// axi_stream_insert_header
module axi_stream_insert_header #(
    parameter DATA_WD = 32,
    parameter DATA_BYTE_WD = DATA_WD / 8,
    parameter BYTE_CNT_WD = $clog2(DATA_BYTE_WD)
) (
    input clk,
    input rst_n,
    input valid_in,
    input [DATA_WD-1 : 0] data_in,
    input [DATA_BYTE_WD-1 : 0] keep_in,
    input last_in,
    output ready_in,
    output valid_out,
    output [DATA_WD-1 : 0] data_out,
    output [DATA_BYTE_WD-1 : 0] keep_out,
    output last_out,
    input ready_out,
    input valid_insert,
    input [DATA_WD-1 : 0] header_insert,
    input [DATA_BYTE_WD-1 : 0] keep_insert,
    input [BYTE_CNT_WD : 0] byte_insert_cnt,
    output ready_insert
);
function [BYTE_CNT_WD:0]count_1;
    input [DATA_BYTE_WD-1:0] data_in;
    reg [BYTE_CNT_WD:0]cnt,n;
begin
    cnt=0;
    for (n=0;n<DATA_BYTE_WD; n=n+1) begin
        if(data_in[n])
            cnt = cnt+1'b1; 
            count_1 =cnt;
    end
end
endfunction
localparam IDEL = 4'b0001;
localparam HAEDER_INSERT = 4'b0010;
localparam WAIT = 4'b0100;
localparam IN_OUT = 4'b1000;
reg [3:0] current_state;
reg [3:0] next_state;
reg [BYTE_CNT_WD : 0] byte_insert_cnt_temp;
reg [DATA_BYTE_WD-1 : 0] keep_insert_temp;
  ...
For scale: ~1300 cells after synthesis, roughly 200 flip-flops, roughly 120 I/O pins, roughly 11000 um^2 of cells after synthesis.
clock: 6.2 ns
lec_check: 0
cap_margin: 5
cell_pad_in_sites_detail_placement: 2
core_aspect_ratio: 1.65
core_margin: 4
core_utilization: 40
cts_cluster_diameter: 320
cts_cluster_size: 98
gpl_routability_driven: 0
gpl_timing_driven: 0
hold_slack_margin: -0.03
max_routing_layer: met5
min_routing_layer: met2
setup_slack_margin: 0.58
slew_margin: 25
run.sh (not shown) runs the stock make flow with config.mk's settings and CLKGATE_MAP_FILE=.
The starting point did not get past global routing (5_1_grt).
Then changed:
==> flow/config.mk (replaced) <==
export PLATFORM = sky130hd
export DESIGN_NAME = axi_stream_insert_header
export DESIGN_NICKNAME = axi_stream_insert_header
export VERILOG_FILES = /design/flow/design.v
export SDC_FILE = /design/flow/constraint.sdc
export NUM_CORES = 4
export LEC_CHECK = 0
export CAP_MARGIN = 20
export CORE_MARGIN = 2
export CORE_UTILIZATION = 40
export PLACE_DENSITY = 0.6
export SLEW_MARGIN = 20
==> flow/constraint.sdc (replaced) <==
create_clock -name core_clock -period 5.09 [get_ports {clk}]
set_input_delay 1.0180 -clock core_clock [delete_from_list [all_inputs] [get_ports {clk}]]
set_output_delay 1.0180 -clock core_clock [all_outputs]
set_load 0.01 [all_outputs]
This time the run passed the timing, DRC and antenna checks.
Area after synthesis is unchanged.
Die size falls by 4.7%.
Synthesized cell count does not change.
Then changed:
--- a/flow/config.mk
+++ b/flow/config.mk
@@ -10 +10 @@
-export CORE_UTILIZATION = 40
+export CORE_UTILIZATION = 66
==> flow/constraint.sdc (replaced) <==
create_clock -name core_clock -period 4.29 [get_ports {clk}]
set_input_delay 0.8580 -clock core_clock [delete_from_list [all_inputs] [get_ports {clk}]]
set_output_delay 0.8580 -clock core_clock [all_outputs]
set_load 0.01 [all_outputs]
Global-route usage rises by 14 points.
Utilization is higher by 30 points.
Via count came out higher by about 5.6%.
Clock power grows by about 10%.
Non-clock buffer count climbs by 16.
Synthesized area stays the same.
Setup slack degrades by 130 ps.
Clock skew is lower by 5.2 ps.
Power increases by about 20%.
Wire length shrinks by about 5%.
Die area decreases by about 40%.
Then changed:
--- a/flow/config.mk
+++ b/flow/config.mk
@@ -10,0 +11,2 @@
+export CTS_CLUSTER_DIAMETER = 345
+export CTS_CLUSTER_SIZE = 50
@@ -11,0 +14 @@
+export SETUP_SLACK_MARGIN = 0.93
==> flow/constraint.sdc (replaced) <==
create_clock -name core_clock -period 3.64 [get_ports {clk}]
set_input_delay 0.7280 -clock core_clock [delete_from_list [all_inputs] [get_ports {clk}]]
set_output_delay 0.7280 -clock core_clock [all_outputs]
set_load 0.01 [all_outputs]
The new run finished but failed the layout checks on negative setup slack. Cell count goes up by 6.0%. Count of clock-buffer cells in the layout does not change. Power rose by 58%. Wire length rose by 36%. Clock power increases by 26%. Utilization came out higher by 10 points. Area after synthesis stays the same.
Then changed:
--- a/flow/config.mk
+++ b/flow/config.mk
@@ -7,0 +8 @@
+export ABC_AREA = 1
@@ -10,3 +11,2 @@
-export CORE_UTILIZATION = 66
-export CTS_CLUSTER_DIAMETER = 345
-export CTS_CLUSTER_SIZE = 50
+export CORE_UTILIZATION = 68
+export CTS_CLUSTER_SIZE = 98
@@ -14 +13,0 @@
-export SETUP_SLACK_MARGIN = 0.93
==> flow/constraint.sdc (replaced) <==
create_clock -name core_clock -period 3.23 [get_ports {clk}]
set_input_delay 0.6460 -clock core_clock [delete_from_list [all_inputs] [get_ports {clk}]]
set_output_delay 0.6460 -clock core_clock [all_outputs]
set_load 0.01 [all_outputs]
Result: The changed run finished but failed the layout checks on negative setup slack; final cell count rose by about a fifth; global-route usage fell by 5.5 points; hold slack degrades by 110 ps; clock power rose by a little under a tenth; count of clock-buffer cells in the layout stays the same; sequential power rose by a little under a tenth; area after synthesis rose by a little under a tenth; routed wire length fell by about a fifth.
Then changed:
--- a/flow/config.mk
+++ b/flow/config.mk
@@ -8 +7,0 @@
-export ABC_AREA = 1
@@ -11,2 +10,3 @@
-export CORE_UTILIZATION = 68
-export CTS_CLUSTER_SIZE = 98
+export CORE_UTILIZATION = 51
+export CTS_CLUSTER_DIAMETER = 338
+export CTS_CLUSTER_SIZE = 100
==> flow/constraint.sdc (replaced) <==
create_clock -name core_clock -period 5.5 [get_ports {clk}]
set_input_delay 1.1000 -clock core_clock [delete_from_list [all_inputs] [get_ports {clk}]]
set_output_delay 1.1000 -clock core_clock [all_outputs]
set_load 0.01 [all_outputs]
Outcome:
- This time the run finished with timing, DRC and antenna clean
- clock-buffer cell count came out lower by 1
- core utilization came out lower by 20 points
- synthesized area came out lower by 7.1%
- clock skew is about the same
- global-route usage came out lower by 11 points
- routed wire length came out lower by 9.4%
- sequential power came out lower by 41%
- total power came out lower by 49%

Starting RTL as in the previous note.
==> flow/design.v (excerpt) <==
module axi_stream_insert_header #(
    parameter DATA_WD = 32,
    parameter DATA_BYTE_WD = DATA_WD / 8,
    parameter BYTE_CNT_WD = $clog2(DATA_BYTE_WD)
) (
    input clk,
    input rst_n,
    input valid_in,
    input [DATA_WD-1 : 0] data_in,
    input [DATA_BYTE_WD-1 : 0] keep_in,
    input last_in,
    output ready_in,
    output valid_out,
    output [DATA_WD-1 : 0] data_out,
    output [DATA_BYTE_WD-1 : 0] keep_out,
    output last_out,
    input ready_out,
    input valid_insert,
    input [DATA_WD-1 : 0] header_insert,
    input [DATA_BYTE_WD-1 : 0] keep_insert,
    input [BYTE_CNT_WD : 0] byte_insert_cnt,
    output ready_insert
);
function [BYTE_CNT_WD:0]count_1;
    input [DATA_BYTE_WD-1:0] data_in;
    reg [BYTE_CNT_WD:0]cnt,n;
begin
    cnt=0;
    for (n=0;n<DATA_BYTE_WD; n=n+1) begin
        if(data_in[n])
            cnt = cnt+1'b1; 
            count_1 =cnt;
    end
end
endfunction
localparam IDEL = 4'b0001;
localparam HAEDER_INSERT = 4'b0010;
localparam WAIT = 4'b0100;
localparam IN_OUT = 4'b1000;
reg [3:0] current_state;
reg [3:0] next_state;
reg [BYTE_CNT_WD : 0] byte_insert_cnt_temp;
reg [DATA_BYTE_WD-1 : 0] keep_insert_temp;
reg [DATA_WD-1:0] mem [0:4];
reg [1:0] addr_in;
reg [1:0] addr_out;
reg[4:0] cnt_temp;
reg [DATA_BYTE_WD-1 : 0] keepin_last;
wire [BYTE_CNT_WD:0] keepin_last_count;
wire [4:0] out_cnt ;
reg [2*DATA_WD-1 : 0] data_out_reg;
reg [2*DATA_BYTE_WD-1 : 0] keep_out_reg;
reg last_out_reg;
reg [4:0]cnt_out_temp;
    assign keepin_last_count = count_1(keepin_last); 
    assign ready_in = (current_state == HAEDER_INSERT || current_state==IN_OUT)?1'b1:1'b0;
    assign ready_insert = (current_state == IDEL)?1'b1:1'b0;
    assign valid_out = (current_state == IN_OUT)?1'b1:1'b0;
    assign out_cnt = (keepin_last_count+byte_insert_cnt_temp>DATA_BYTE_WD)?cnt_temp+1'b1:cnt_temp; 
    always @(posedge clk or negedge rst_n) begin
        if(!rst_n)begin
            current_state <= IDEL;
  ...
Settings: LEC_CHECK=0, ABC_AREA=1, CAP_MARGIN=20, CORE_MARGIN=2, CORE_UTILIZATION=72, CTS_CLUSTER_DIAMETER=355, CTS_CLUSTER_SIZE=100, PLACE_DENSITY=0.38, SLEW_MARGIN=20; clock period 1.56 ns.
The baseline aborted during clock tree synthesis (4_1_cts), error DPL-0038.
Edit:
ABC_AREA = default   (was 1)
CORE_UTILIZATION = 33   (was 72)
CTS_CLUSTER_DIAMETER = default   (was 355)
CTS_CLUSTER_SIZE = default   (was 100)
PLACE_DENSITY = 0.6   (was 0.38)
clock period = 7.52 ns   (was 1.56 ns; I/O delays follow)
=> With this change the flow completed without violations. Die area climbs by well over a third. Synthesized cell count came out lower by a quarter to a third. Synthesized area went down by a little under a tenth.
Edit:
ABC_AREA = 1   (was default)
CORE_UTILIZATION = 72   (was 33)
PLACE_DENSITY = 0.38   (was 0.6)
clock period = 1.56 ns   (was 7.52 ns; I/O delays follow)
Outcome:
- The new run never finished: it broke off in clock tree synthesis (4_1_cts) (DPL-0038)
- area after synthesis went up by 7.6%
- die size decreases by 50%
- synthesized cell count went up by 36%
Edit:
CTS_CLUSTER_DIAMETER = 400   (was default)
CTS_CLUSTER_SIZE = 100   (was default)
PLACE_DENSITY = default   (was 0.38)
PLACE_DENSITY_LB_ADDON = 0.01   (was default)
After rerunning: The changed run ended with an error in clock tree synthesis (4_1_cts). Area after synthesis is unchanged. Synthesized cell count is unchanged. Die size does not change.
Edit:
ABC_AREA = default   (was 1)
CORE_UTILIZATION = 47   (was 72)
CTS_CLUSTER_DIAMETER = default   (was 400)
CTS_CLUSTER_SIZE = default   (was 100)
PLACE_DENSITY = 0.6   (was default)
PLACE_DENSITY_LB_ADDON = default   (was 0.01)
clock period = 4.76 ns   (was 1.56 ns; I/O delays follow)
=> With this change the flow passed the timing, DRC and antenna checks; synthesized cell count decreases by a quarter to a third; die size came out higher by well over a third; area after synthesis fell by a little under a tenth.
Edit:
CORE_UTILIZATION = 40   (was 47)
clock period = 5.5 ns   (was 4.76 ns; I/O delays follow)
Final cell count climbs by 2.8%.
Worst hold slack is better by 0.0050 ns.
Via count drops by 0.67%.
No activity file was given, so power comes from the tool's default toggle rates.
